File: flow/design.v
`timescale 1ns / 1ps
module vga(
	input logic clk,
	input logic reset,
	output logic hsync,
	output logic vsync,		
	output logic [9:0] hc,
	output logic [9:0] vc
	);
parameter hpixels = 800;  
parameter vlines = 521;   
parameter hpulse = 96; 	  
parameter vpulse = 2; 	  
parameter hbp = 144; 	  
parameter hfp = 784; 	  
parameter vbp = 31; 	  
parameter vfp = 511; 	  
always @( posedge clk )
begin
		if ( reset )
		begin
			hc <= 0;
			vc <= 0;
		end
		else
		if ( hc < hpixels - 1)
			hc <= hc + 1;
		else
		begin
			hc <= 0;
			if (vc < vlines - 1)
				vc <= vc + 1;
			else
				vc <= 0;
		end
	end
assign hsync = (hc < hpulse) ? 0:1;
assign vsync = (vc < vpulse) ? 0:1;
endmodule
module game(
    input logic clk,
    input logic [9:0] xpos,
    input logic [9:0] ypos,
    input logic rightmove,
    input logic leftmove,
    input logic reset,
    output logic [2:0] red,
    output logic [2:0] green,
    output logic [2:0] blue);
logic [8:0] paddlePosition;
logic [2:0] quadAr, quadBr;
always @(posedge clk)
begin
if ( reset == 1 )
paddlePosition = 280;
else if ( rightmove == 1 )
paddlePosition = paddlePosition + 3;
else if ( leftmove == 1 )
paddlePosition = paddlePosition - 3; 
end
logic [9:0] ballX;
logic [8:0] ballY;
logic ballXpos, ballYpos;
logic Xbounce, Ybounce;
wire endOfFrame = (xpos == 0 && ypos == 480);
integer b; 
always @(posedge clk) 
begin
 if (reset)
 begin
  ballX <= 0;
  ballY <= 0;
 end
 else if (endOfFrame) 
 begin 
  if (ballX == 0 && ballY == 0) 
  begin   
  ballX <= 25;
  ballY <= 280;  
  end
  else
   begin
   if (ballXpos ^ Xbounce) 
    ballX <= ballX + b;  
   else 
    ballX <= ballX - b;  
   if (ballYpos ^ Ybounce) 
    ballY <= ballY + b;   
   else
    ballY <= ballY - b;   
  end
 end 
end
logic [5:0] missTimer; 
logic brick_alive1;
logic brick_alive2;
logic brick_alive3;
logic brick_alive4;
logic brick_alive5;
logic brick_alive6;
logic brick_alive7;
logic brick_alive8;
logic brick_alive9; 
logic brick_alive10;
logic brick_alive11;
logic brick_alive12;
logic brick_alive13;
logic brick_alive14;
logic brick_alive15;
logic brick_alive16;
logic brick_alive17;
logic brick_alive18;
logic brick_alive19;
logic brick_alive20;
logic brick_alive21;
logic brick_alive22;
logic brick_alive23;
logic brick_alive24;
logic brick_alive25;
logic brick_alive26;
logic brick_alive27;
logic brick_alive28;
logic brick_alive29;
logic brick_alive30;
logic brick_alive31;
logic brick_alive32;
logic brick_alive33;
logic brick_alive34;
logic brick_alive35;
logic brick_alive36;
logic brick_alive37;
logic brick_alive38;  
logic brick_alive39;
logic brick_alive40;
logic brick_alive41;
logic brick_alive42;
logic brick_alive43;
logic brick_alive44;
logic brick_alive45; 
logic brick_alive46;
logic brick_alive47;
logic brick_alive48;
logic brick_alive49;
logic brick_alive50;
logic brick_alive51;
logic brick_alive52;
logic brick_alive53;
logic brick_alive54;
logic brick_alive55;
logic brick_alive56;
logic brick_alive57;
logic brick_alive58;
logic brick_alive59;
logic brick_alive60;
logic brick_alive61;
logic brick_alive62;
logic brick_alive63;
logic brick_alive64;
logic brick_alive65;
logic brick_alive66;
logic brick_alive67;
logic brick_alive68;
logic brick_alive69;
logic brick_alive70;
logic brick_alive71;
logic brick_alive72;
logic brick_alive73;
logic brick_alive74;
logic brick_alive75;
logic brick_alive76;
logic brick_alive77;
logic brick_alive78;
logic brick_alive79;
logic brick_alive80;
logic brick_alive81;
logic brick_alive82;
logic brick_alive83;
logic brick_alive84;
logic brick_alive85;
logic brick_alive86;
logic brick_alive87;
logic brick_alive88;
logic brick_alive89;
logic brick_alive90;
logic brick_alive91;
logic brick_alive92;
logic brick_alive93;
logic brick_alive94;
logic brick_alive95;
logic brick_alive96;
wire area = (xpos < 640 && ypos < 480);
wire top = (area && ypos <= 10);
wire bottom = (area && ypos >= 476);
wire left = (area && xpos <= 3);
wire right = (area && xpos >= 637);
wire border = (area && (left || right || top ));
wire brick1 = ((area && xpos >= 13 && xpos <=55 && ypos<=50 && ypos>=30)&& brick_alive1);
wire brick2 = ((area && xpos >= 65 && xpos <=107 && ypos<=50 && ypos>=30)&& brick_alive2);
wire brick3 = ((area && xpos >= 117 && xpos <=159 && ypos<=50 && ypos>=30)&& brick_alive3);
wire brick4 = ((area && xpos >= 169 && xpos <=211 && ypos<=50 && ypos>=30)&& brick_alive4);
wire brick5 = ((area && xpos >= 221 && xpos <=263 && ypos<=50 && ypos>=30)&& brick_alive5);
wire brick6 = ((area && xpos >= 273 && xpos <=315 && ypos<=50 && ypos>=30)&& brick_alive6);
wire brick7 = ((area && xpos >= 325 && xpos <=367 && ypos<=50 && ypos>=30)&& brick_alive7);
wire brick8 = ((area && xpos >= 377 && xpos <=419 && ypos<=50 && ypos>=30)&& brick_alive8);
wire brick9 = ((area && xpos >= 429 && xpos <=471 && ypos<=50 && ypos>=30)&& brick_alive9);
wire brick10 = ((area && xpos >= 481 && xpos <=523 && ypos<=50 && ypos>=30)&& brick_alive10);
wire brick11 = ((area && xpos >= 533 && xpos <=575 && ypos<=50 && ypos>=30)&& brick_alive11);
wire brick12 = ((area && xpos >= 585 && xpos <=627 && ypos<=50 && ypos>=30)&& brick_alive12);
wire brick13 = ((area && xpos >= 13 && xpos <=55 && ypos<=80 && ypos>=60)&& brick_alive13);
wire brick14 = ((area && xpos >= 65 && xpos <=107 && ypos<=80 && ypos>=60)&& brick_alive14);
wire brick15 = ((area && xpos >= 117 && xpos <=159 && ypos<=80 && ypos>=60)&& brick_alive15);
wire brick16 = ((area && xpos >= 169 && xpos <=211 && ypos<=80 && ypos>=60)&& brick_alive16);
wire brick17 = ((area && xpos >= 221 && xpos <=263 && ypos<=80 && ypos>=60)&& brick_alive17);
wire brick18 = ((area && xpos >= 273 && xpos <=315 && ypos<=80 && ypos>=60)&& brick_alive18);
wire brick19 = ((area && xpos >= 325 && xpos <=367 && ypos<=80 && ypos>=60)&& brick_alive19);
wire brick20 = ((area && xpos >= 377 && xpos <=419 && ypos<=80 && ypos>=60)&& brick_alive20);
wire brick21 = ((area && xpos >= 429 && xpos <=471 && ypos<=80 && ypos>=60)&& brick_alive21);
wire brick22 = ((area && xpos >= 481 && xpos <=523 && ypos<=80 && ypos>=60)&& brick_alive22);
wire brick23 = ((area && xpos >= 533 && xpos <=575 && ypos<=80 && ypos>=60)&& brick_alive23);
wire brick24 = ((area && xpos >= 585 && xpos <=627 && ypos<=80 && ypos>=60)&& brick_alive24);
wire brick25 = ((area && xpos >= 13 && xpos <=55 && ypos<=110 && ypos>=90)&& brick_alive25);
wire brick26 = ((area && xpos >= 65 && xpos <=107 && ypos<=110 && ypos>=90)&& brick_alive26);
wire brick27 = ((area && xpos >= 117 && xpos <=159 && ypos<=110 && ypos>=90)&& brick_alive27);
wire brick28 = ((area && xpos >= 169 && xpos <=211 && ypos<=110 && ypos>=90)&& brick_alive28);
wire brick29 = ((area && xpos >= 221 && xpos <=263 && ypos<=110 && ypos>=90)&& brick_alive29);
wire brick30 = ((area && xpos >= 273 && xpos <=315 && ypos<=110 && ypos>=90)&& brick_alive30);
wire brick31 = ((area && xpos >= 325 && xpos <=367 && ypos<=110 && ypos>=90)&& brick_alive31);
wire brick32 = ((area && xpos >= 377 && xpos <=419 && ypos<=110 && ypos>=90)&& brick_alive32);
wire brick33 = ((area && xpos >= 429 && xpos <=471 && ypos<=110 && ypos>=90)&& brick_alive33);
wire brick34 = ((area && xpos >= 481 && xpos <=523 && ypos<=110 && ypos>=90)&& brick_alive34);
wire brick35 = ((area && xpos >= 533 && xpos <=575 && ypos<=110 && ypos>=90)&& brick_alive35);
wire brick36 = ((area && xpos >= 585 && xpos <=627 && ypos<=110 && ypos>=90)&& brick_alive36);
wire brick37 = ((area && xpos >= 13 && xpos <=55 && ypos<=140 && ypos>=120)&& brick_alive37);
wire brick38 = ((area && xpos >= 65 && xpos <=107 && ypos<=140 && ypos>=120)&& brick_alive38);
wire brick39 = ((area && xpos >= 117 && xpos <=159 && ypos<=140 && ypos>=120)&& brick_alive39);
wire brick40 = ((area && xpos >= 169 && xpos <=211 && ypos<=140 && ypos>=120)&& brick_alive40);
wire brick41 = ((area && xpos >= 221 && xpos <=263 && ypos<=140 && ypos>=120)&& brick_alive41);
wire brick42 = ((area && xpos >= 273 && xpos <=315 && ypos<=140 && ypos>=120)&& brick_alive42);
wire brick43 = ((area && xpos >= 325 && xpos <=367 && ypos<=140 && ypos>=120)&& brick_alive43);
wire brick44 = ((area && xpos >= 377 && xpos <=419 && ypos<=140 && ypos>=120)&& brick_alive44);
wire brick45 = ((area && xpos >= 429 && xpos <=471 && ypos<=140 && ypos>=120)&& brick_alive45);
wire brick46 = ((area && xpos >= 481 && xpos <=523 && ypos<=140 && ypos>=120)&& brick_alive46);
wire brick47 = ((area && xpos >= 533 && xpos <=575 && ypos<=140 && ypos>=120)&& brick_alive47);
wire brick48 = ((area && xpos >= 585 && xpos <=627 && ypos<=140 && ypos>=120)&& brick_alive48);
wire brick49 = ((area && xpos >= 13 && xpos <=55 && ypos<=170 && ypos>=150)&& brick_alive49);
wire brick50 = ((area && xpos >= 65 && xpos <=107 && ypos<=170 && ypos>=150)&& brick_alive50);
wire brick51 = ((area && xpos >= 117 && xpos <=159 && ypos<=170 && ypos>=150)&& brick_alive51);
wire brick52 = ((area && xpos >= 169 && xpos <=211 && ypos<=170 && ypos>=150)&& brick_alive52);
wire brick53 = ((area && xpos >= 221 && xpos <=263 && ypos<=170 && ypos>=150)&& brick_alive53);
wire brick54 = ((area && xpos >= 273 && xpos <=315 && ypos<=170 && ypos>=150)&& brick_alive54);
wire brick55 = ((area && xpos >= 325 && xpos <=367 && ypos<=170 && ypos>=150)&& brick_alive55);
wire brick56 = ((area && xpos >= 377 && xpos <=419 && ypos<=170 && ypos>=150)&& brick_alive56);
wire brick57 = ((area && xpos >= 429 && xpos <=471 && ypos<=170 && ypos>=150)&& brick_alive57);
wire brick58 = ((area && xpos >= 481 && xpos <=523 && ypos<=170 && ypos>=150)&& brick_alive58);
wire brick59 = ((area && xpos >= 533 && xpos <=575 && ypos<=170 && ypos>=150)&& brick_alive59);
wire brick60 = ((area && xpos >= 585 && xpos <=627 && ypos<=170 && ypos>=150)&& brick_alive60);
wire brick61 = ((area && xpos >= 13 && xpos <=55 && ypos<=200 && ypos>=180)&& brick_alive61);
wire brick62 = ((area && xpos >= 65 && xpos <=107 && ypos<=200 && ypos>=180)&& brick_alive62);
wire brick63 = ((area && xpos >= 117 && xpos <=159 && ypos<=200 && ypos>=180)&& brick_alive63);
wire brick64 = ((area && xpos >= 169 && xpos <=211 && ypos<=200 && ypos>=180)&& brick_alive64);
wire brick65 = ((area && xpos >= 221 && xpos <=263 && ypos<=200 && ypos>=180)&& brick_alive65);
wire brick66 = ((area && xpos >= 273 && xpos <=315 && ypos<=200 && ypos>=180)&& brick_alive66);
wire brick67 = ((area && xpos >= 325 && xpos <=367 && ypos<=200 && ypos>=180)&& brick_alive67);
wire brick68 = ((area && xpos >= 377 && xpos <=419 && ypos<=200 && ypos>=180)&& brick_alive68);
wire brick69 = ((area && xpos >= 429 && xpos <=471 && ypos<=200 && ypos>=180)&& brick_alive69);
wire brick70 = ((area && xpos >= 481 && xpos <=523 && ypos<=200 && ypos>=180)&& brick_alive70);
wire brick71 = ((area && xpos >= 533 && xpos <=575 && ypos<=200 && ypos>=180)&& brick_alive71);
wire brick72 = ((area && xpos >= 585 && xpos <=627 && ypos<=200 && ypos>=180)&& brick_alive72);
wire brick73 = ((area && xpos >= 13 && xpos <=55 && ypos<=230 && ypos>=210)&& brick_alive73);
wire brick74 = ((area && xpos >= 65 && xpos <=107 && ypos<=230 && ypos>=210)&& brick_alive74);
wire brick75 = ((area && xpos >= 117 && xpos <=159 && ypos<=230 && ypos>=210)&& brick_alive75);
wire brick76 = ((area && xpos >= 169 && xpos <=211 && ypos<=230 && ypos>=210)&& brick_alive76);
wire brick77 = ((area && xpos >= 221 && xpos <=263 && ypos<=230 && ypos>=210)&& brick_alive77);
wire brick78 = ((area && xpos >= 273 && xpos <=315 && ypos<=230 && ypos>=210)&& brick_alive78);
wire brick79 = ((area && xpos >= 325 && xpos <=367 && ypos<=230 && ypos>=210)&& brick_alive79);
wire brick80 = ((area && xpos >= 377 && xpos <=419 && ypos<=230 && ypos>=210)&& brick_alive80);
wire brick81 = ((area && xpos >= 429 && xpos <=471 && ypos<=230 && ypos>=210)&& brick_alive81);
wire brick82 = ((area && xpos >= 481 && xpos <=523 && ypos<=230 && ypos>=210)&& brick_alive82);
wire brick83 = ((area && xpos >= 533 && xpos <=575 && ypos<=230 && ypos>=210)&& brick_alive83);
wire brick84 = ((area && xpos >= 585 && xpos <=627 && ypos<=230 && ypos>=210)&& brick_alive84);
wire brick85 = ((area && xpos >= 13 && xpos <=55 && ypos<=260 && ypos>=240)&& brick_alive85);
wire brick86 = ((area && xpos >= 65 && xpos <=107 && ypos<=260 && ypos>=240)&& brick_alive86);
wire brick87 = ((area && xpos >= 117 && xpos <=159 && ypos<=260 && ypos>=240)&& brick_alive87);
wire brick88 = ((area && xpos >= 169 && xpos <=211 && ypos<=260 && ypos>=240)&& brick_alive88);
wire brick89 = ((area && xpos >= 221 && xpos <=263 && ypos<=260 && ypos>=240)&& brick_alive89);
wire brick90 = ((area && xpos >= 273 && xpos <=315 && ypos<=260 && ypos>=240)&& brick_alive90);
wire brick91 = ((area && xpos >= 325 && xpos <=367 && ypos<=260 && ypos>=240)&& brick_alive91);
wire brick92 = ((area && xpos >= 377 && xpos <=419 && ypos<=260 && ypos>=240)&& brick_alive92);
wire brick93 = ((area && xpos >= 429 && xpos <=471 && ypos<=260 && ypos>=240)&& brick_alive93);
wire brick94 = ((area && xpos >= 481 && xpos <=523 && ypos<=260 && ypos>=240)&& brick_alive94);
wire brick95 = ((area && xpos >= 533 && xpos <=575 && ypos<=260 && ypos>=240)&& brick_alive95);
wire brick96 = ((area && xpos >= 585 && xpos <=627 && ypos<=260 && ypos>=240)&& brick_alive96);
integer a;
wire paddle = (xpos >= paddlePosition+4 && xpos <= paddlePosition+80+a && ypos >= 440 && ypos <= 447); 
wire ball = (xpos >= ballX && xpos <= ballX+5 && ypos >= ballY && ypos <= ballY+5); 
wire background = (area && !(border || paddle || ball));
wire missed = area && missTimer != 0;
wire reditems = (missed || border || paddle || ball || brick1 || brick2 || brick3 || brick4 || brick5 || brick6 || brick7 || brick8 
                                                 || brick9 || brick10 || brick11 || brick12 || brick13 || brick14 || brick15 || brick16 
                 || brick17 || brick18 || brick19 || brick20 || brick21 || brick22 || brick23 || brick24 
                 || brick73 || brick74 || brick75 || brick76 || brick77 || brick78 || brick79 || brick80 
                 || brick81 || brick82 || brick83 || brick84 || brick85 || brick86 || brick87 || brick88 
                 || brick89 || brick90 || brick91 || brick92 || brick93 || brick94 || brick95 || brick96);
wire greenitems = (missed ||  border || paddle ||ball || brick25 || brick26 || brick27 || brick28 || brick29 || brick32
                                  || brick33 || brick34 || brick35 || brick36 || brick37 || brick38 || brick39 || brick40 
                                  || brick41 || brick42 || brick43 || brick44 || brick45 || brick46 || brick47 || brick48 
                                  || brick49 || brick50 || brick51 || brick52 || brick53 || brick54 || brick55 || brick56 
                                  || brick57 || brick58 || brick59 || brick60 || brick61 || brick62 || brick63 || brick64 
                                  || brick65 || brick66 || brick67 || brick68 || brick69 || brick70 || brick71 || brick72 
                                  || brick73 || brick74 || brick75 || brick76 || brick77 || brick78 || brick79 || brick80 
                                  || brick81 || brick82 || brick83 || brick84 || brick85 || brick86 || brick87 || brick88 
                                  || brick89 || brick90 || brick91 || brick92 || brick93 || brick94 || brick95 || brick96);
wire blueitems = (missed ||  border || paddle || ball || brick25 || brick26 || brick27 || brick28 || brick29 || brick30 || brick31 || brick32 
                                                   || brick33 || brick34 || brick35 || brick36 || brick37 || brick38 || brick39 || brick40 
                                                 || brick41 || brick42 || brick43 || brick44 || brick45 || brick46 || brick47 || brick48);
wire red1 = reditems & 1;
wire green1 = greenitems & 1;
wire blue1 = blueitems & 1;
assign red  = { reditems,red1, red1};
assign green =  { greenitems, green1, green1 };
assign blue  =  { blueitems, blue1, blue1 };
always @(posedge clk)
begin
 if (reset)
  begin
  Xbounce <= 0;
  Ybounce <= 0;
  missTimer <= 0;
  ballXpos <= 1;
  ballYpos <= 1;
a = 4;
b = 3;
brick_alive1=1;
brick_alive2=1;
brick_alive3=1;
brick_alive4=1;
brick_alive5=1;
brick_alive6=1;
brick_alive7=1;
brick_alive8=1;
brick_alive9=1; 
brick_alive10=1;
brick_alive11=1;
brick_alive12=1;
brick_alive13=1;
brick_alive14=1;
brick_alive15=1;
brick_alive16=1;
brick_alive17=1;
brick_alive18=1;
brick_alive19=1;
brick_alive20=1;
brick_alive21=1;
brick_alive22=1;
brick_alive23=1;
brick_alive24=1;
brick_alive25=1;
brick_alive26=1;
brick_alive27=1;
brick_alive28=1;
brick_alive29=1;
brick_alive30=1;
brick_alive31=1;
brick_alive32=1;
brick_alive33=1;
brick_alive34=1;
brick_alive35=1;
brick_alive36=1;
brick_alive37=1;
brick_alive38=1;  
brick_alive39=1;
brick_alive40=1;
brick_alive41=1;
brick_alive42=1;
brick_alive43=1;
brick_alive44=1;
brick_alive45=1; 
brick_alive46=1;
brick_alive47=1;
brick_alive48=1;
brick_alive49=1;
brick_alive50=1;
brick_alive51=1;
brick_alive52=1;
brick_alive53=1;
brick_alive54=1;
brick_alive55=1;
brick_alive56=1;
brick_alive57=1;
brick_alive58=1;
brick_alive59=1;
brick_alive60=1;
brick_alive61=1;
brick_alive62=1;
brick_alive63=1;
brick_alive64=1;
brick_alive65=1;
brick_alive66=1;
brick_alive67=1;
brick_alive68=1;
brick_alive69=1;
brick_alive70=1;
brick_alive71=1;
brick_alive72=1;
brick_alive73=1;
brick_alive74=1;
brick_alive75=1;
brick_alive76=1;
brick_alive77=1;
brick_alive78=1;
brick_alive79=1;
brick_alive80=1;
brick_alive81=1;
brick_alive82=1;
brick_alive83=1;
brick_alive84=1;
brick_alive85=1;
brick_alive86=1;
brick_alive87=1;
brick_alive88=1;
brick_alive89=1;
brick_alive90=1;
brick_alive91=1;
brick_alive92=1;
brick_alive93=1;
brick_alive94=1;
brick_alive95=1;
brick_alive96=1;
  end
 else if (!endOfFrame)
  begin
  if (ball && (left || right))
   Xbounce <= 1;
  if (ball && (top || bottom || (paddle && ballYpos)))
   Ybounce <= 1;
  if (ball && bottom)
   missTimer <= 60; 
     if (ball && (area && xpos >= 13 && xpos <=55 && ypos<=50 && ypos>=30)) 
     brick_alive1 = 0;
     if (ball && (area && xpos >= 65 && xpos <=107 && ypos<=50 && ypos>=30)) 
     brick_alive2=0;
     if (ball&& (area && xpos >= 117 && xpos <=159 && ypos<=50 && ypos>=30))
     brick_alive3=0;
     if ( ball && (area && xpos >= 169 && xpos <=211 && ypos<=50 && ypos>=30)) 
    brick_alive4=0;
     if ( ball && (area && xpos >= 221 && xpos <=263 && ypos<=50 && ypos>=30)) 
    brick_alive5=0;
     if ( ball&& (area && xpos >= 273 && xpos <=315 && ypos<=50 && ypos>=30)) 
    brick_alive6=0;
     if (ball&& (area && xpos >= 325 && xpos <=367 && ypos<=50 && ypos>=30)) begin
    brick_alive7=0;
    end
     if ( ball&& (area && xpos >= 377 && xpos <=419 && ypos<=50 && ypos>=30)) begin
    brick_alive8=0;
    end
     if ( ball&& (area && xpos >= 429 && xpos <=471 && ypos<=50 && ypos>=30)) begin
    brick_alive9=0;
    end
     if ( ball && (area && xpos >= 481 && xpos <=523 && ypos<=50 && ypos>=30)) begin
    brick_alive10=0;
    end
     if ( ball && (area && xpos >= 533 && xpos <=575 && ypos<=50 && ypos>=30)) begin
    brick_alive11=0;
    end
     if ( ball && (area && xpos >= 585 && xpos <=627 && ypos<=50 && ypos>=30)) begin
    brick_alive12=0;
    end
     if (ball && (area && xpos >= 13 && xpos <=55 && ypos<=80 && ypos>=60))begin
     brick_alive13 = 0;
    end
     if (ball && (area && xpos >= 65 && xpos <=107 && ypos<=80 && ypos>=60)) begin
     brick_alive14=0;
    end
     if (ball&& (area && xpos >= 117 && xpos <=159 && ypos<=80 && ypos>=60))begin
     brick_alive15=0;
    end
     if ( ball && (area && xpos >= 169 && xpos <=211 && ypos<=80 && ypos>=60)) begin
    brick_alive16=0;
    end
     if ( ball && (area && xpos >= 221 && xpos <=263 && ypos<=80 && ypos>=60)) begin
    brick_alive17=0;
    end
     if ( ball&& (area && xpos >= 273 && xpos <=315 && ypos<=80 && ypos>=60)) begin
    brick_alive18=0;
    end
     if (ball&& (area && xpos >= 325 && xpos <=367 && ypos<=80 && ypos>=60)) begin
    brick_alive19=0;
    end
     if ( ball&& (area && xpos >= 377 && xpos <=419 && ypos<=80 && ypos>=60)) begin
    brick_alive20=0;
    end
     if ( ball&& (area && xpos >= 429 && xpos <=471 && ypos<=80 && ypos>=60)) begin
    brick_alive21=0;
    end
     if ( ball && (area && xpos >= 481 && xpos <=523 && ypos<=80 && ypos>=60)) begin
    brick_alive22=0;
    end
     if ( ball && (area && xpos >= 533 && xpos <=575 && ypos<=80 && ypos>=60)) begin
    brick_alive23=0;
    end
     if ( ball && (area && xpos >= 585 && xpos <=627 && ypos<=80 && ypos>=60)) begin
    brick_alive24=0;
    end
     if (ball && (area && xpos >= 13 && xpos <=55 && ypos<=110 && ypos>=90)) begin
     brick_alive25 = 0;
    end
     if (ball && (area && xpos >= 65 && xpos <=107 && ypos<=110 && ypos>=90)) begin
     brick_alive26=0;
    end
     if (ball&& (area && xpos >= 117 && xpos <=159 && ypos<=110 && ypos>=90))begin
     brick_alive27=0;
    end
     if ( ball && (area && xpos >= 169 && xpos <=211 && ypos<=110 && ypos>=90)) begin
    brick_alive28=0;
    end
     if ( ball && (area && xpos >= 221 && xpos <=263 && ypos<=110 && ypos>=90)) begin
    brick_alive29=0;
    end
     if ( ball&& (area && xpos >= 273 && xpos <=315 && ypos<=110 && ypos>=90)) begin
    brick_alive30=0;
    a=40;
    end
     if (ball&& (area && xpos >= 325 && xpos <=367 && ypos<=110 && ypos>=90)) begin
    brick_alive31=0;
    b=5;
    end
     if ( ball&& (area && xpos >= 377 && xpos <=419 && ypos<=110 && ypos>=90)) begin
    brick_alive32=0;
    end
     if ( ball&& (area && xpos >= 429 && xpos <=471 && ypos<=110 && ypos>=90)) begin
    brick_alive33=0;
    end
     if ( ball && (area && xpos >= 481 && xpos <=523 && ypos<=110 && ypos>=90)) begin
    brick_alive34=0;
    end
     if ( ball && (area && xpos >= 533 && xpos <=575 && ypos<=110 && ypos>=90)) begin
    brick_alive35=0;
    end
     if ( ball && (area && xpos >= 585 && xpos <=627 && ypos<=110 && ypos>=90)) begin
    brick_alive36=0;
    end
     if (ball && (area && xpos >= 13 && xpos <=55 && ypos<=140 && ypos>=120))begin
     brick_alive37 = 0;
    end
     if (ball && (area && xpos >= 65 && xpos <=107 && ypos<=140 && ypos>=120)) begin
     brick_alive38=0;
    end
     if (ball&& (area && xpos >= 117 && xpos <=159 && ypos<=140 && ypos>=120))begin
     brick_alive39=0;
    end
     if ( ball && (area && xpos >= 169 && xpos <=211 && ypos<=140 && ypos>=120)) begin
    brick_alive40=0;
    end
     if ( ball && (area && xpos >= 221 && xpos <=263 && ypos<=140 && ypos>=120)) begin
    brick_alive41=0;
    end
     if ( ball&& (area && xpos >= 273 && xpos <=315 && ypos<=140 && ypos>=120)) begin
    brick_alive42=0;
    end
     if (ball&& (area && xpos >= 325 && xpos <=367 && ypos<=140 && ypos>=120)) begin
    brick_alive43=0;
    end
     if ( ball&& (area && xpos >= 377 && xpos <=419 && ypos<=140 && ypos>=120)) begin
    brick_alive44=0;
    end
     if ( ball&& (area && xpos >= 429 && xpos <=471 && ypos<=140 && ypos>=120)) begin
    brick_alive45=0;
    end
     if ( ball && (area && xpos >= 481 && xpos <=523 && ypos<=140 && ypos>=120)) begin
    brick_alive46=0;
    end
     if ( ball && (area && xpos >= 533 && xpos <=575 && ypos<=140 && ypos>=120)) begin
    brick_alive47=0;
    end
     if ( ball && (area && xpos >= 585 && xpos <=627 && ypos<=140 && ypos>=120)) begin
    brick_alive48=0;
    end
     if (ball && (area && xpos >= 13 && xpos <=55 && ypos<=170 && ypos>=150)) begin
     brick_alive49 = 0;
    end
     if (ball && (area && xpos >= 65 && xpos <=107 && ypos<=170 && ypos>=150)) begin
     brick_alive50=0;
    end
     if (ball&& (area && xpos >= 117 && xpos <=159 && ypos<=170 && ypos>=150))begin
     brick_alive51=0;
    end
     if ( ball && (area && xpos >= 169 && xpos <=211 && ypos<=170 && ypos>=150)) begin
    brick_alive52=0;
    end
     if ( ball && (area && xpos >= 221 && xpos <=263 && ypos<=170 && ypos>=150)) begin
    brick_alive53=0;
    end
     if ( ball&& (area && xpos >= 273 && xpos <=315 && ypos<=170 && ypos>=150)) begin
    brick_alive54=0;
    end
     if (ball&& (area && xpos >= 325 && xpos <=367 && ypos<=170 && ypos>=150)) begin
    brick_alive55=0;
    end
     if ( ball&& (area && xpos >= 377 && xpos <=419 && ypos<=170 && ypos>=150)) begin
    brick_alive56=0;
    end
     if ( ball&& (area && xpos >= 429 && xpos <=471 && ypos<=170 && ypos>=150)) begin
    brick_alive57=0;
    end
     if ( ball && (area && xpos >= 481 && xpos <=523 && ypos<=170 && ypos>=150)) begin
    brick_alive58=0;
    end
     if ( ball && (area && xpos >= 533 && xpos <=575 && ypos<=170 && ypos>=150)) begin
    brick_alive59=0;
    end
     if ( ball && (area && xpos >= 585 && xpos <=627 && ypos<=170 && ypos>=150)) begin
    brick_alive60=0;
    end
     if (ball && (area && xpos >= 13 && xpos <=55 && ypos<=200 && ypos>=180)) begin
     brick_alive61 = 0;
    end
     if (ball && (area && xpos >= 65 && xpos <=107 && ypos<=200 && ypos>=180)) begin
     brick_alive62=0;
    end
     if (ball&& (area && xpos >= 117 && xpos <=159 && ypos<=200 && ypos>=180))begin
     brick_alive63=0;
    end
     if ( ball && (area && xpos >= 169 && xpos <=211 && ypos<=200 && ypos>=180)) begin
    brick_alive64=0;
    end
     if ( ball && (area && xpos >= 221 && xpos <=263 && ypos<=200 && ypos>=180)) begin
    brick_alive65=0;
    end
     if ( ball&& (area && xpos >= 273 && xpos <=315 && ypos<=200 && ypos>=180)) begin
    brick_alive66=0;
    end
     if (ball&& (area && xpos >= 325 && xpos <=367 && ypos<=200 && ypos>=180)) begin
    brick_alive67=0;
    end
     if ( ball&& (area && xpos >= 377 && xpos <=419 && ypos<=200 && ypos>=180)) begin
    brick_alive68=0;
    end
     if ( ball&& (area && xpos >= 429 && xpos <=471 && ypos<=200 && ypos>=180)) begin
    brick_alive69=0;   
    end
     if ( ball && (area && xpos >= 481 && xpos <=523 && ypos<=200 && ypos>=180)) begin
    brick_alive70=0;
    end
     if ( ball && (area && xpos >= 533 && xpos <=575 && ypos<=200 && ypos>=180)) begin
    brick_alive71=0;
    end
     if ( ball && (area && xpos >= 585 && xpos <=627 && ypos<=200 && ypos>=180)) begin
    brick_alive72=0;
    end
     if (ball && (area && xpos >= 13 && xpos <=55 && ypos<=230 && ypos>=210)) begin
     brick_alive73 =0;
    end
     if (ball && (area && xpos >= 65 && xpos <=107 && ypos<=230 && ypos>=210)) begin
     brick_alive74=0;
    end
     if (ball&& (area && xpos >= 117 && xpos <=159 && ypos<=230 && ypos>=210))begin
     brick_alive75=0;
    end
     if ( ball && (area && xpos >= 169 && xpos <=211 && ypos<=230 && ypos>=210)) begin
    brick_alive76=0;
    end
     if ( ball && (area && xpos >= 221 && xpos <=263 && ypos<=230 && ypos>=210)) begin
    brick_alive77=0;
    end
     if ( ball&& (area && xpos >= 273 && xpos <=315 && ypos<=230 && ypos>=210)) begin
    brick_alive78=0;
    end
     if (ball&& (area && xpos >= 325 && xpos <=367 && ypos<=230 && ypos>=210)) begin
    brick_alive79=0;
    end
     if ( ball&& (area && xpos >= 377 && xpos <=419 && ypos<=230 && ypos>=210)) begin
    brick_alive80=0;
    end
     if ( ball&& (area && xpos >= 429 && xpos <=471 && ypos<=230 && ypos>=210)) begin
    brick_alive81=0;
    end
     if ( ball && (area && xpos >= 481 && xpos <=523 && ypos<=230 && ypos>=210)) begin
    brick_alive82=0;
    end
     if ( ball && (area && xpos >= 533 && xpos <=575 && ypos<=230 && ypos>=210)) begin
    brick_alive83=0;
    end
     if ( ball && (area && xpos >= 585 && xpos <=627 && ypos<=230 && ypos>=210)) begin
    brick_alive84=0;
    end
     if (ball && (area && xpos >= 13 && xpos <=55 && ypos<=260 && ypos>=240)) begin
     brick_alive85 = 0;
    end
     if (ball && (area && xpos >= 65 && xpos <=107 && ypos<=260 && ypos>=240)) begin
     brick_alive86=0;
    end
     if (ball&& (area && xpos >= 117 && xpos <=159 && ypos<=260 && ypos>=240))begin
     brick_alive87=0;
    end
     if ( ball && (area && xpos >= 169 && xpos <=211 && ypos<=260 && ypos>=240)) begin
    brick_alive88=0;
    end
     if ( ball && (area && xpos >= 221 && xpos <=263 && ypos<=260 && ypos>=240)) begin
    brick_alive89=0;
    end
     if ( ball&& (area && xpos >= 273 && xpos <=315 && ypos<=260 && ypos>=240)) begin
    brick_alive90=0;
    end
     if (ball&& (area && xpos >= 325 && xpos <=367 && ypos<=260 && ypos>=240)) begin
    brick_alive91=0;
    end
     if ( ball&& (area && xpos >= 377 && xpos <=419 && ypos<=260 && ypos>=240)) begin
    brick_alive92=0;
    end
     if ( ball&& (area && xpos >= 429 && xpos <=471 && ypos<=260 && ypos>=240)) begin
    brick_alive93=0;
    end
     if ( ball && (area && xpos >= 481 && xpos <=523 && ypos<=260 && ypos>=240)) begin
    brick_alive94=0;
    end
     if ( ball && (area && xpos >= 533 && xpos <=575 && ypos<=260 && ypos>=240)) begin
    brick_alive95=0;
    end
     if ( ball && (area && xpos >= 585 && xpos <=627 && ypos<=260 && ypos>=240)) begin
    brick_alive96=0;
    end    
 end
  else 
  begin
  if (ballX == 0 && ballY == 0)
   begin 
   ballXpos <= 1;
   ballYpos <= 1;
   Xbounce <= 0;
   Ybounce <= 0;
  end 
  else 
  begin
   if (Xbounce)
    ballXpos <= ~ballXpos;
   if (Ybounce)
    ballYpos <= ~ballYpos;   
   Xbounce <= 0; 
   Ybounce <= 0; 
   if (missTimer != 0)
    missTimer <= missTimer - 1;
  end
 end
end  
endmodule
module breakout(
    input logic clk,
    input logic right,
    input logic left,
    input logic reset,
    output logic [2:0] red,
    output logic [2:0] green,
    output logic [2:0] blue,
    output logic hsync,
    output logic vsync
    );
logic [9:0] xpos;
logic [9:0] ypos;
vga signal_generator_inst(clk, reset, hsync, vsync, xpos, ypos);
game game_inst(clk, xpos, ypos, right, left, reset, red, green, blue);                                                                  
endmodule
File: flow/run.sh
#!/bin/bash
# the make line also repeats each setting of config.mk as NAME=value (left out here)
make -C /OpenROAD-flow-scripts/flow DESIGN_CONFIG=/design/flow/config.mk WORK_HOME=/design/flow/orfs CLKGATE_MAP_FILE= finish
File: flow/config.mk
export PLATFORM = sky130hd
export DESIGN_NAME = breakout
export DESIGN_NICKNAME = breakout
export VERILOG_FILES = /design/flow/design.v
export SDC_FILE = /design/flow/constraint.sdc
export NUM_CORES = 4
export LEC_CHECK = 0
export ABC_AREA = 1
export CAP_MARGIN = 20
export CORE_MARGIN = 2
export CORE_UTILIZATION = 64
export SLEW_MARGIN = 20
export TNS_END_PERCENT = 10
File: flow/constraint.sdc
create_clock -name core_clock -period 4.36 [get_ports {clk}]
set_input_delay 0.8720 -clock core_clock [delete_from_list [all_inputs] [get_ports {clk}]]
set_output_delay 0.8720 -clock core_clock [all_outputs]
set_load 0.01 [all_outputs]
==> out/qor.txt, run 1 <==
ant diodes: 0
Unique cell types: 54
power of the sequential group: 1.48 mW
Yosys chip area: 0.0112 sq mm
Commonest flop: dfxtp_1
WP data required: 3.49 ns
placed cells: 1,928
via count: 11,500
worst hold start: game_inst.brick_alive69
chip area: 0.0186 sq mm
gp weighted congestion: 0.990
Synth Area in Adders: 11.3%
Peak VDD IR: 0.254 mV
number of setup violations in the final report: 0
worst r2r src: game_inst.ballX[1]
Clock Power Share: 43.8%
minimum clock period: 4.18 ns
gr usage total: 35.5%
count of state elements after synthesis: 156
Fill cells: 1,485
Crit. End Element: output port
Seq/Total Area, Yosys: 27.9%
Post-synth top cells: nand2_1 (399), nor2_1 (238), inv_1 (173), nand3_1 (158), dfxtp_1 (156)
TritonRoute pass-1 iters: 6
clk pwr: 1.52 mW
Setup Skew: 0.0148 ns
Worst Hold Depth: 2
CTS Buf Count: 17
Peak Freq: 239 MHz
vias in the first global route: 10,400
CTS tree: built
global-route wire length before repair: 52,400 microns
logic area: 0.00709 sq mm
Slowest Stage Delay on Critical Path: 0.58 ns
antenna-violating nets left: 0
Critical path destination: red[2]
initial antenna violation count: 0
die width: 136 microns
Synth Instances: 1,708
clk latency late pin: 0.44 ns
worst slew pin tran: 1.04 ns
Routed WL: 32,300 microns
First DRT Iteration DRCs: 1,117
Worst setup SP type: flip-flop
Crit-path slowest cell: dfxtp_1
nets: 1,825
combinational group power: 0.470 mW
Syn-to-layout area delta: 9.40%
post-synth top area share: 27.9%
post-route setup slack: 0.179 ns
Final Hold Vio Count: 0
switch share: 29.7%
IO Count: 15
Port Buffers: 14
Logic pwr share: 13.6%
top comb family, area: simple AND/OR/NAND/NOR gates
AO/OA Area Share: 13.0%
CTS root buffer: clkbuf_16
Hold Buf Count CTS: 0
Final Cycle Share: 95.9%
reg2reg path depth: 20
DR WL/cell: 16.5 microns
CP Cell Sequence: inv_2 -> nand2_1 -> a21oi_1 -> nor3_1 -> nor2_1 -> nand2_2 -> inv_1 -> nand3_1 -> nand2_1 -> nor2_1 -> nand3_1 -> nor3_1 -> nand3_1 -> dlygate4sd2_1
top power group: the clock network
number of H-tree levels: 4
Max Slew Vio Count: 0
FP Core Util: 65.0%
Levels on crit path: 14
DRC viols: 0
launch point of the worst path: signal_generator_inst.hc[3]
pwr/cell area: 283 mW/mm^2
Seq pwr share: 42.6%
OpenROAD warning count: 37
Rows: 48
reg2reg setup slack: 0.78 ns
number of synthesized flops with an enable pin: 0
largest net degree at the start of global routing: 62
worst slack, placed: 0.107 ns
Clock transition at path regs: 0.07 ns
Post-CTS Repair Setup Buffers: 0
critical path class: flip-flop to output port
yosys cell count: 1,708
gr ovfl total: 0
AND/OR/NAND/NOR Cells, Area Fraction: 34.8%
Hold EP: game_inst.brick_alive69
Core Region: 0.0172 sq mm
Synth top cell by count: nand2_1
CP most frequent cell: nand3_1
Sink Count: 156
Leak Pwr: 5.94 nW
Yosys Warn Count: 2
Worst Path Max Fanout: 10
NetSw: 1.03 mW
vias per inst: 5.87
top cells by area: dfxtp_1 (28%), nand2_1 (13%), ha_1 (11%)
XOR/XNOR Fraction of Synth Area: 3.59%
mux share: 0%
CP arrival: 3.31 ns
status: complete, no violations
Avg Synthesized Cell Area: 6.56 sq um
Detailed Place HPWL: 23,800 microns
max-cap viol count: 0
area leader, netlist: dfxtp_1
synthesized cell area: 0.0112 sq mm
final std cells w/o fill: 1,960
FF+latch area: 0.00313 sq mm
Crit path max-delay family: simple AND/OR/NAND/NOR gates
Floorplan Nets: 1,811
internal power: 2.43 mW
WP buf/inv: 3
Die Ht: 136 microns
R2R Path End: game_inst.brick_alive56
Max clock buf depth: 2
relative slew slack: 30.0%
share of flip-flops with an asynchronous set or reset: 0%
worst min path class: flip-flop to flip-flop
==> area by class of cell <==
cell class                      instances  share of cell area (%)
Sequential cell                       156                    25.5
Clock buffer                           18                    3.58
Timing Repair Buffer                   59                    3.79
Tap cell                              225                    2.30
Inverter                              188                    5.77
Multi-Input combinational cell       1300                    57.8
Clock inverter                         14                    1.26
==> per-stage QoR <==
stage	util (%)	power, mW	setup TNS (ns)	instance area, sq um	hold slack, ns
floorplan	-	1.85	0	11200	0.419
CTS	71.0	3.45	0	12200	0.447
global route	71.1	3.59	-0.00659	12300	0.463
global placement	67.5	1.95	0	11600	0.428
detailed placement	67.5	1.97	0	11600	0.433
finish	71.1	3.47	0	12300	0.450
==> per-layer routing <==
metal	share of wire, %	up-vias	track usage (%)
li1	-	5681	-
met1	45	5210	50.6
met4	1.9	0	11.5
met3	9.3	54	6.71
met5	0	-	0
met2	43	557	54.0
==> repair_timing <==
action | 4_1_cts | 5_1_grt
endpoints found under the setup margin | 9 | 9
pin swaps | 1 | 4
gates resized | 16 | 28
hold endpoints to repair | 0 | 0
==> run 2: changes to the inputs <==
CORE_UTILIZATION = 72   (was 64)
CTS_CLUSTER_DIAMETER = 91   (was unset)
CTS_CLUSTER_SIZE = 86   (was unset)
PLACE_DENSITY_LB_ADDON = 0.09   (was unset)
SETUP_SLACK_MARGIN = 0.41   (was unset)
TNS_END_PERCENT = unset   (was 10)
clock period = 1.37 ns   (was 4.36 ns; I/O delays follow)
==> run 2 against run 1 <==
  * The run now fails in 4_1_cts
  * Synthesized cell count is the same
  * Die size shrank 11%
  * Synthesized area is the same
==> out/qor.txt, run 2 <==
chip area: 0.0166 sq mm
top comb family, area: simple AND/OR/NAND/NOR gates
die width: 129 microns
Rows: 45
XOR/XNOR Fraction of Synth Area: 3.59%
AO/OA Area Share: 13.0%
yosys cell count: 1,708
Unique cell types: 54
gp weighted congestion: 1.06
Die Ht: 129 microns
worst slack, placed: -2.33 ns
Floorplan Nets: 1,811
Commonest flop: dfxtp_1
Post-synth top cells: nand2_1 (399), nor2_1 (238), inv_1 (173), nand3_1 (158), dfxtp_1 (156)
Seq/Total Area, Yosys: 27.9%
Detailed Place HPWL: 36,800 microns
Err: [ERROR DPL-0038] Utilization greater than 100%, impossible to legalize
area leader, netlist: dfxtp_1
count of state elements after synthesis: 156
mux share: 0%
Port Buffers: 14
Yosys Warn Count: 2
Avg Synthesized Cell Area: 6.56 sq um
AND/OR/NAND/NOR Cells, Area Fraction: 34.8%
share of flip-flops with an asynchronous set or reset: 0%
FP Core Util: 73.7%
Synth Area in Adders: 11.3%
synthesized cell area: 0.0112 sq mm
post-synth top area share: 27.9%
placed cells: 2,238
IO Count: 15
Core Region: 0.0152 sq mm
Synth top cell by count: nand2_1
status: stopped before the end
failing step: 4_1_cts
top cells by area: dfxtp_1 (28%), nand2_1 (13%), ha_1 (11%)
number of synthesized flops with an enable pin: 0
Yosys chip area: 0.0112 sq mm
Synth Instances: 1,708
run 2: metrics by stage:
stage               util [%]  power [mW]  instance area, sq um
detailed placement      97.3        7.05                 14800
global placement        97.3        6.80                 14800
floorplan                  -        6.05                 11700
==> run 3: changes to the inputs <==
CORE_UTILIZATION = 71   (was 72)
CTS_CLUSTER_DIAMETER = unset   (was 91)
CTS_CLUSTER_SIZE = unset   (was 86)
GPL_ROUTABILITY_DRIVEN = 0   (was unset)
PLACE_DENSITY_LB_ADDON = 0.02   (was 0.09)
SETUP_SLACK_MARGIN = 0.91   (was 0.41)
SLEW_MARGIN = 25   (was 20)
TNS_END_PERCENT = 40   (was unset)
clock period = 3.63 ns   (was 1.37 ns; I/O delays follow)
==> run 3 against run 2 <==
  * The run fails in 5_1_grt
  * Synthesized area did not move
  * Die size up 1.4%
  * Synthesized cell count is the same
==> out/qor.txt, run 3 <==
status: stopped before the end
failing step: 5_1_grt
Err: [ERROR GRT-0232] Routing congestion too high. Check the congestion heatmap in the GUI.
chip area: 0.0168 sq mm
Yosys chip area: 0.0112 sq mm
FP Core Util: 73.2%
top comb family, area: simple AND/OR/NAND/NOR gates
share of flip-flops with an asynchronous set or reset: 0%
Post-synth top cells: nand2_1 (399), nor2_1 (238), inv_1 (173), nand3_1 (158), dfxtp_1 (156)
Rows: 45
gr usage total: 77.6%
XOR/XNOR Fraction of Synth Area: 3.59%
Synth Instances: 1,708
Die Ht: 130 microns
post-synth top area share: 27.9%
count of state elements after synthesis: 156
Max clock buf depth: 2
Port Buffers: 14
area leader, netlist: dfxtp_1
CTS Buf Count: 17
Hold Buf Count CTS: 0
CTS root buffer: clkbuf_16
number of synthesized flops with an enable pin: 0
mux share: 0%
top cells by area: dfxtp_1 (28%), nand2_1 (13%), ha_1 (11%)
Avg Synthesized Cell Area: 6.56 sq um
Commonest flop: dfxtp_1
Unique cell types: 54
gr ovfl total: 44
AND/OR/NAND/NOR Cells, Area Fraction: 34.8%
IO Count: 15
Cell Area, Placed: 0.0122 sq mm
Floorplan Nets: 1,811
Detailed Place HPWL: 24,800 microns
yosys cell count: 1,708
worst slack, placed: -0.190 ns
synthesized cell area: 0.0112 sq mm
Synth Area in Adders: 11.3%
Yosys Warn Count: 2
Seq/Total Area, Yosys: 27.9%
die width: 130 microns
number of H-tree levels: 4
AO/OA Area Share: 13.0%
Sink Count: 156
Synth top cell by count: nand2_1
Core Region: 0.0153 sq mm
==> run 3: what timing repair did <==
action | CTS
setup buffers | 43
resized | 177
cloned | 5
endpoints found under the setup margin | 118
pin swaps | 76
==> run 3: layer usage <==
| metal | overflow | global-route usage [%] |
|---|---|---|
| met5 | 0 | 25.0 |
| met4 | 21 | 76.5 |
| met3 | 0 | 63.6 |
| met2 | 23 | 92.4 |
| met1 | 0 | 79.1 |
==> run 3: stage by stage <==
stage / cells / hold WS, ns / setup TNS (ns) / power, mW
3_3_place_gp: 1977 / 0.429 / -0.251 / 2.38
3_5_place_dp: 1977 / 0.433 / -1.46 / 2.42
4_1_cts: 2057 / 0.439 / -1.79 / 4.51
2_1_floorplan: 1708 / 0.419 / 0 / 2.23
==> run 4: changes to the inputs <==
CORE_UTILIZATION = 72   (was 71)
CTS_CLUSTER_SIZE = 20   (was unset)
SETUP_SLACK_MARGIN = unset   (was 0.91)
TNS_END_PERCENT = unset   (was 40)
clock period = 4.03 ns   (was 3.63 ns; I/O delays follow)
==> run 4 against run 3 <==
  * Now fails the layout checks on negative setup slack
  * Synthesized cell count unchanged
  * Die size shrank 1.3%
  * Synthesized area unchanged
==> out/qor.txt, run 4 <==
status: complete, but fails checks
Fail Reasons: negative setup slack
WP buf/inv: 3
AND/OR/NAND/NOR Cells, Area Fraction: 34.8%
Setup Skew: 0.0126 ns
antenna-violating nets left: 0
Synth Instances: 1,708
Commonest flop: dfxtp_1
max-cap viol count: 0
number of synthesized flops with an enable pin: 0
chip area: 0.0166 sq mm
minimum clock period: 4.05 ns
Die Ht: 129 microns
AO/OA Area Share: 13.0%
critical path class: flip-flop to output port
pwr/cell area: 309 mW/mm^2
Max Slew Vio Count: 0
Crit path max-delay family: simple AND/OR/NAND/NOR gates
area leader, netlist: dfxtp_1
post-synth top area share: 27.9%
Levels on crit path: 22
Peak VDD IR: 0.318 mV
reg2reg setup slack: 0.46 ns
TritonRoute pass-1 iters: 9
Routed WL: 33,100 microns
Floorplan Nets: 1,811
post-layout util: 81.8%
logic area: 0.00718 sq mm
Core Region: 0.0152 sq mm
launch point of the worst path: game_inst.paddlePosition[2]
Port Buffers: 14
Slowest Stage Delay on Critical Path: 0.38 ns
top power group: the clock network
final std cells w/o fill: 1,939
share of flip-flops with an asynchronous set or reset: 0%
Syn-to-layout area delta: 10.9%
CP most frequent cell: nand2_1
top comb family, area: simple AND/OR/NAND/NOR gates
Hold Buf Count CTS: 0
WP data required: 3.22 ns
Hold EP: game_inst.brick_alive72
global-route wire length before repair: 53,200 microns
CTS root buffer: clkbuf_16
switch share: 29.8%
yosys cell count: 1,708
relative slew slack: 29.4%
DRC viols: 0
largest net degree at the start of global routing: 64
combinational group power: 0.567 mW
Unique cell types: 54
Logic pwr share: 14.8%
vias per inst: 6.20
Post-synth top cells: nand2_1 (399), nor2_1 (238), inv_1 (173), nand3_1 (158), dfxtp_1 (156)
CP Cell Sequence: ha_2 -> fa_2 -> o21ai_2 -> nand2_1 -> nand2_1 -> nand2_1 -> inv_1 -> ha_4 -> nand2_2 -> nor2_2 -> nor3_2 -> nand2_1 -> nand2_1 -> nand2_1 -> nand2_1 -> nand3_2 -> nand3_4 -> inv_2 -> nand2_2 -> nor2_4 -> nand2_2 -> buf_2
worst min path class: flip-flop to flip-flop
clk pwr: 1.68 mW
top cells by area: dfxtp_1 (28%), nand2_1 (13%), ha_1 (11%)
RSZ-0062 raised after global routing: yes
mux share: 0%
Crit. End Element: output port
Seq pwr share: 41.5%
Clock Power Share: 43.7%
worst r2r src: game_inst.ballX[0]
worst slack, placed: -0.0708 ns
synthesized cell area: 0.0112 sq mm
Yosys chip area: 0.0112 sq mm
die width: 129 microns
Clock transition at path regs: 0.07 ns
nets: 1,842
Max clock buf depth: 2
number of setup violations in the final report: 6
CTS tree: built
Worst setup SP type: flip-flop
FP Core Util: 73.7%
Yosys Warn Count: 2
NetSw: 1.15 mW
First DRT Iteration DRCs: 1,826
placed cells: 1,901
internal power: 2.70 mW
IO Count: 15
reg2reg path depth: 20
CTS Buf Count: 17
Final Cycle Share: 100%
gr usage total: 39.8%
gr ovfl total: 0
worst hold start: game_inst.brick_alive72
R2R Path End: game_inst.brick_alive44
Final Hold Vio Count: 0
Synth Area in Adders: 11.3%
power of the sequential group: 1.60 mW
Critical path destination: blue[2]
Leak Pwr: 5.99 nW
Detailed Place HPWL: 23,200 microns
ant diodes: 0
via count: 12,000
DR WL/cell: 17.1 microns
Crit-path slowest cell: fa_2
Seq/Total Area, Yosys: 27.9%
count of state elements after synthesis: 156
Fill cells: 1,066
Peak Freq: 247 MHz
Rows: 45
Synth top cell by count: nand2_1
Worst Hold Depth: 2
number of H-tree levels: 4
worst slew pin tran: 1.05 ns
XOR/XNOR Fraction of Synth Area: 3.59%
vias in the first global route: 11,200
Avg Synthesized Cell Area: 6.56 sq um
post-route setup slack: -0.0175 ns
Worst Path Max Fanout: 3
initial antenna violation count: 0
Sink Count: 156
OpenROAD warning count: 37
CP arrival: 3.24 ns
FF+latch area: 0.00314 sq mm
clk latency late pin: 0.44 ns
[run 4: layer usage]
| layer | share of wire [%] | vias to the layer above | GRT usage [%] | wire (microns) |
|---|---|---|---|---|
| li1 | - | 5717 | - | - |
| met1 | 40 | 5450 | 50.7 | 13100 |
| met2 | 45 | 740 | 64.0 | 15000 |
| met3 | 12 | 116 | 10.6 | 3910 |
| met4 | 3.4 | 0 | 16.8 | 1110 |
| met5 | 0 | - | 0 | 0 |
[run 4: what timing repair did]
action / CTS / global route
setup buffers: 1 / 6
pin swaps: 5 / 15
resized: 43 / 43
endpoints found under the setup margin: 9 / 9
cloned: 0 / 0
[run 4: final cells by class]
type                            instances  area share, %
Clock buffer                           17           3.42
Clock inverter                         14           1.40
Inverter                              188           5.72
Multi-Input combinational cell       1300           57.8
Sequential cell                       156           25.2
Tap cell                              188           1.89
Timing Repair Buffer                   76           4.57
[run 4: metrics by stage]
stage	total power, mW	hold WS (ns)	instance area, sq um	setup TNS, ns
CTS	3.80	0.448	12300	-0.0466
global route	3.97	0.458	12400	-1.32
finish	3.84	0.445	12400	-0.0558
floorplan	2.00	0.419	11200	0
global placement	2.11	0.428	11700	0
detailed placement	2.13	0.433	11700	-0.374
==> run 5: changes to the inputs <==
ABC_AREA = unset   (was 1)
CORE_UTILIZATION = 19   (was 72)
CTS_CLUSTER_SIZE = unset   (was 20)
GPL_ROUTABILITY_DRIVEN = unset   (was 0)
PLACE_DENSITY_LB_ADDON = unset   (was 0.02)
SLEW_MARGIN = 20   (was 25)
clock period = 8.37 ns   (was 4.03 ns; I/O delays follow)
==> run 5 against run 4 <==
  * The run now finishes clean
  * Sequential cell count stayed put
  * Critical path type unchanged
  * Largest power group unchanged
  * Clock skew is 0.0028 ns higher
  * Combinational power is 61% lower
==> out/qor.txt, run 5 <==
worst min path class: flip-flop to flip-flop
number of setup violations in the final report: 0
Post-synth top cells: dfxtp_1 (156), nand2_1 (109), ha_1 (95), nor2_1 (82), o21ai_0 (66)
NetSw: 0.545 mW
Clock Power Share: 44.7%
Port Buffers: 14
IO Count: 15
Critical path destination: green[1]
Worst Path Max Fanout: 7
mux share: 0.0996%
worst slack, placed: 2.47 ns
Floorplan Nets: 1,292
Max Slew Vio Count: 0
chip area: 0.0548 sq mm
DR WL/cell: 14.8 microns
clk pwr: 0.808 mW
Syn-to-layout area delta: 13.0%
CTS tree: built
gr usage total: 10.2%
FF+latch area: 0.00312 sq mm
Cell Area, Placed: 0.0107 sq mm
reg2reg path depth: 10
Rows: 84
Routed WL: 27,500 microns
placed cells: 1,830
vias in the first global route: 8,473
CTS root buffer: clkbuf_16
top power group: the clock network
logic area: 0.00635 sq mm
CP arrival: 4.70 ns
XOR/XNOR Fraction of Synth Area: 6.27%
via count: 8,677
Worst Hold Depth: 1
RSZ-0062 raised after global routing: no
WP buf/inv: 1
Avg Synthesized Cell Area: 8.46 sq um
Commonest flop: dfxtp_1
minimum clock period: 6.37 ns
number of synthesized flops with an enable pin: 0
final setup TNS: 0 ns
First DRT Iteration DRCs: 796
Clock transition at path regs: 0.08 ns
Post-CTS Repair Setup Buffers: 0
critical path class: flip-flop to output port
synthesized cell area: 0.0101 sq mm
largest net degree at the start of global routing: 72
Seq/Total Area, Yosys: 31.1%
area leader, netlist: dfxtp_1
gr ovfl total: 0
number of H-tree levels: 4
Synth top cell by count: dfxtp_1
Logic pwr share: 12.2%
Seq pwr share: 43.1%
Crit path max-delay family: AND-OR/OR-AND gates
nets: 1,264
top comb family, area: AND-OR/OR-AND gates
Post-CTS Resized: 0
worst slew pin tran: 0.921 ns
CP Cell Sequence: ha_1 -> fa_1 -> nor2_1 -> nor2_1 -> o31ai_1 -> xor2_1 -> ha_1 -> nand3_1 -> o22ai_1 -> nor3_1 -> a221oi_1 -> a2111oi_0 -> a211oi_1 -> nor4b_2 -> nand4_1 -> clkdlybuf4s50_1
WP data required: 6.70 ns
status: complete, no violations
Core Region: 0.0524 sq mm
Detailed Place HPWL: 19,500 microns
OpenROAD warning count: 35
combinational group power: 0.220 mW
Peak Freq: 157 MHz
DRC viols: 0
Setup Skew: 0.0153 ns
CTS Buf Count: 17
die width: 234 microns
pwr/cell area: 159 mW/mm^2
clk latency late pin: 0.44 ns
Hold EP: game_inst.brick_alive96
max-cap viol count: 0
Unique cell types: 82
fin area: 0.0114 sq mm
post-synth top area share: 31.1%
global-route wire length before repair: 44,900 microns
Crit. End Element: output port
Synth Area in Adders: 12.6%
Hold Buf Count CTS: 0
Levels on crit path: 16
Peak VDD IR: 0.135 mV
yosys cell count: 1,189
Max clock buf depth: 2
worst r2r src: game_inst.ballX[0]
Leak Pwr: 4.01 nW
reg2reg setup slack: 4.66 ns
Yosys Warn Count: 2
gp weighted congestion: 0.834
Worst setup SP type: flip-flop
share of flip-flops with an asynchronous set or reset: 0%
internal power: 1.26 mW
Fill cells: 5,721
Yosys chip area: 0.0101 sq mm
Crit-path slowest cell: a2111oi_0
AND/OR/NAND/NOR Cells, Area Fraction: 20.4%
relative slew slack: 38.5%
Slowest Stage Delay on Critical Path: 0.66 ns
Synth Instances: 1,189
launch point of the worst path: game_inst.paddlePosition[2]
AO/OA Area Share: 23.8%
R2R Path End: game_inst.brick_alive34
top cells by area: dfxtp_1 (31%), ha_1 (12%), a21o_1 (4.7%)
Sink Count: 156
count of state elements after synthesis: 156
antenna-violating nets left: 0
TritonRoute pass-1 iters: 5
worst hold start: game_inst.brick_alive96
initial antenna violation count: 1
Final Hold Vio Count: 0
switch share: 30.1%
power of the sequential group: 0.779 mW
post-route setup slack: 2.00 ns
FP Core Util: 19.2%
ant diodes: 0
vias per inst: 4.66
Final Cycle Share: 76.1%
Die Ht: 234 microns
final std cells w/o fill: 1,862
run 5: final cells by class:
cell class	count	share of cell area (%)
Inverter	53	1.75
Multi-Input combinational cell	911	55.9
Clock inverter	15	1.82
Timing Repair Buffer	22	1.74
Tap cell	688	7.58
Sequential cell	156	27.5
Clock buffer	17	3.74
run 5: metrics by stage:
stage / util, % / total power, mW / hold slack (ns)
2_1_floorplan: - / 0.967 / 0.425
3_3_place_gp: 20.5 / 1.01 / 0.432
3_5_place_dp: 20.5 / 1.01 / 0.439
4_1_cts: 21.7 / 1.82 / 0.458
5_1_grt: 21.7 / 1.89 / 0.475
6_report: 21.7 / 1.81 / 0.456
run 5: metal layers:
layer / vias up / global-route usage, % / part of all wire [%]
li1: 4233 / - / -
met2: 207 / 17.0 / 47
met5: - / 0 / 0.033
met3: 38 / 1.57 / 4.6
met4: 2 / 3.38 / 2.0
met1: 4197 / 13.5 / 47
==> run 6: changes to the inputs <==
ABC_AREA = 1   (was unset)
CORE_UTILIZATION = 72   (was 19)
CTS_CLUSTER_DIAMETER = 393   (was unset)
CTS_CLUSTER_SIZE = 97   (was unset)
PLACE_DENSITY = 0.37   (was unset)
SETUP_SLACK_MARGIN = 0.91   (was unset)
clock period = 3.79 ns   (was 8.37 ns; I/O delays follow)
==> run 6 against run 5 <==
  * Sequential cell count is the same
  * Power increased by 140%
  * Sequential power is 120% higher
  * Synthesized area rose by 11%
  * Synthesized cell count is 44% higher
  * Critical endpoint is now green[2]
  * Die size is 70% lower
  * Cell area increased by 17%
  * Via count increased by 52%
  * The layout now fails its checks (negative setup slack)
  * Largest power group unchanged
  * Clock-buffer cell count up 1
  * First-iteration DRC count increased to 2.7 times the previous value
==> out/qor.txt, run 6 <==
Max Slew Vio Count: 0
relative slew slack: 47.8%
Peak Freq: 250 MHz
initial antenna violation count: 1
AND/OR/NAND/NOR Cells, Area Fraction: 34.8%
AO/OA Area Share: 13.0%
First DRT Iteration DRCs: 2,188
largest net degree at the start of global routing: 62
WP data required: 3.03 ns
Routed WL: 39,100 microns
worst hold start: game_inst.brick_alive61
chip area: 0.0166 sq mm
TritonRoute pass-1 iters: 9
Hold Buf Count CTS: 0
Crit. End Element: output port
top power group: the clock network
Sink Count: 156
global-route wire length before repair: 57,900 microns
max-cap viol count: 0
Avg Synthesized Cell Area: 6.56 sq um
switch share: 30.2%
via count: 13,200
Crit path max-delay family: simple AND/OR/NAND/NOR gates
Clock transition at path regs: 0.07 ns
count of state elements after synthesis: 156
worst slew pin tran: 0.782 ns
launch point of the worst path: game_inst.ballX[1]
pwr/cell area: 321 mW/mm^2
CTS tree: built
Syn-to-layout area delta: 18.4%
Floorplan Nets: 1,811
vias in the first global route: 12,100
Worst setup SP type: flip-flop
Core Region: 0.0152 sq mm
Port Buffers: 14
post-synth top area share: 27.9%
Leak Pwr: 6.45 nW
clk latency late pin: 0.44 ns
number of synthesized flops with an enable pin: 0
number of H-tree levels: 4
worst r2r src: game_inst.ballX[1]
Die Ht: 129 microns
yosys cell count: 1,708
Synth Instances: 1,708
Crit-path slowest cell: dfxtp_4
die width: 129 microns
Cell Area, Placed: 0.0121 sq mm
post-route setup slack: -0.202 ns
Peak VDD IR: 0.343 mV
area leader, netlist: dfxtp_1
CP arrival: 3.23 ns
worst min path class: flip-flop to flip-flop
clk pwr: 1.81 mW
DR WL/cell: 19.5 microns
Rows: 45
nets: 1,902
CTS Buf Count: 17
share of flip-flops with an asynchronous set or reset: 0%
synthesized cell area: 0.0112 sq mm
R2R Path End: game_inst.brick_alive86
Commonest flop: dfxtp_1
number of setup violations in the final report: 9
CTS root buffer: clkbuf_16
Seq pwr share: 39.8%
Logic pwr share: 17.8%
Worst Path Max Fanout: 3
status: complete, but fails checks
Post-synth top cells: nand2_1 (399), nor2_1 (238), inv_1 (173), nand3_1 (158), dfxtp_1 (156)
minimum clock period: 3.99 ns
Slowest Stage Delay on Critical Path: 0.38 ns
critical path class: flip-flop to output port
antenna-violating nets left: 0
ant diodes: 0
gr ovfl total: 0
power of the sequential group: 1.69 mW
Synth top cell by count: nand2_1
Yosys chip area: 0.0112 sq mm
gp weighted congestion: 0.992
WP buf/inv: 4
IO Count: 15
Clock Power Share: 42.4%
OpenROAD warning count: 40
internal power: 2.97 mW
gr usage total: 43.7%
WHS: 0.445 ns
final setup TNS: -1.53 ns
DRC viols: 0
Worst Hold Depth: 2
Fill cells: 845
Fail Reasons: negative setup slack
mux share: 0%
worst slack, placed: -0.0820 ns
Final Hold Vio Count: 0
Setup Skew: 0.0166 ns
CP Cell Sequence: inv_2 -> o21ai_4 -> nand2_2 -> nor3_4 -> nand3_2 -> xor2_1 -> ha_1 -> nand2_2 -> nor2_1 -> nand3_1 -> o21ai_1 -> inv_1 -> a21oi_4 -> nand3_4 -> nand3_4 -> inv_2 -> nand2_2 -> nor2_4 -> nand2_2 -> buf_6
top cells by area: dfxtp_1 (28%), nand2_1 (13%), ha_1 (11%)
Yosys Warn Count: 2
overall power: 4.26 mW
Final Cycle Share: 105%
Detailed Place HPWL: 24,700 microns
Synth Area in Adders: 11.3%
fin area: 0.0133 sq mm
CP most frequent cell: nand2_2
vias per inst: 6.60
reg2reg setup slack: 0.34 ns
Unique cell types: 54
Levels on crit path: 20
NetSw: 1.29 mW
Hold EP: game_inst.brick_alive61
XOR/XNOR Fraction of Synth Area: 3.59%
FP Core Util: 73.7%
Max clock buf depth: 2
combinational group power: 0.757 mW
RSZ-0062 raised after global routing: yes
reg2reg path depth: 22
Critical path destination: green[2]
top comb family, area: simple AND/OR/NAND/NOR gates
Seq/Total Area, Yosys: 27.9%
run 6: layout make-up:
type / instances / area, sq um / share of cell area, %
tap: 188 / 235 / 1.77
inverter: 188 / 722 / 5.44
clock inverter: 14 / 174 / 1.31
clock buffer: 18 / 429 / 3.23
multi-input combinational: 1300 / 7320 / 55.2
sequential: 156 / 3150 / 23.8
timing repair buffer: 136 / 1230 / 9.31
run 6: layer usage:
layer | up-vias | track usage (%) | routed length [microns]
li1 | 5848 | - | -
met1 | 5844 | 53.9 | 13800
met2 | 1128 | 69.7 | 16700
met3 | 380 | 13.1 | 5680
met4 | 4 | 21.3 | 2860
met5 | - | 0 | 42
run 6: what timing repair did:
action / CTS / global route
gates resized: 80 / 61
setup buffers: 8 / 11
pin swaps: 18 / 25
endpoints found under the setup margin: 98 / 116
gates cloned: 4 / 1
run 6: through the flow:
step	util (%)	std cells
floorplan	-	1708
global placement	79.4	1944
detailed placement	79.4	1944
CTS	85.4	1988
global route	87.3	2000
finish	87.3	2000
No activity file was given, so power comes from the tool's default toggle rates.
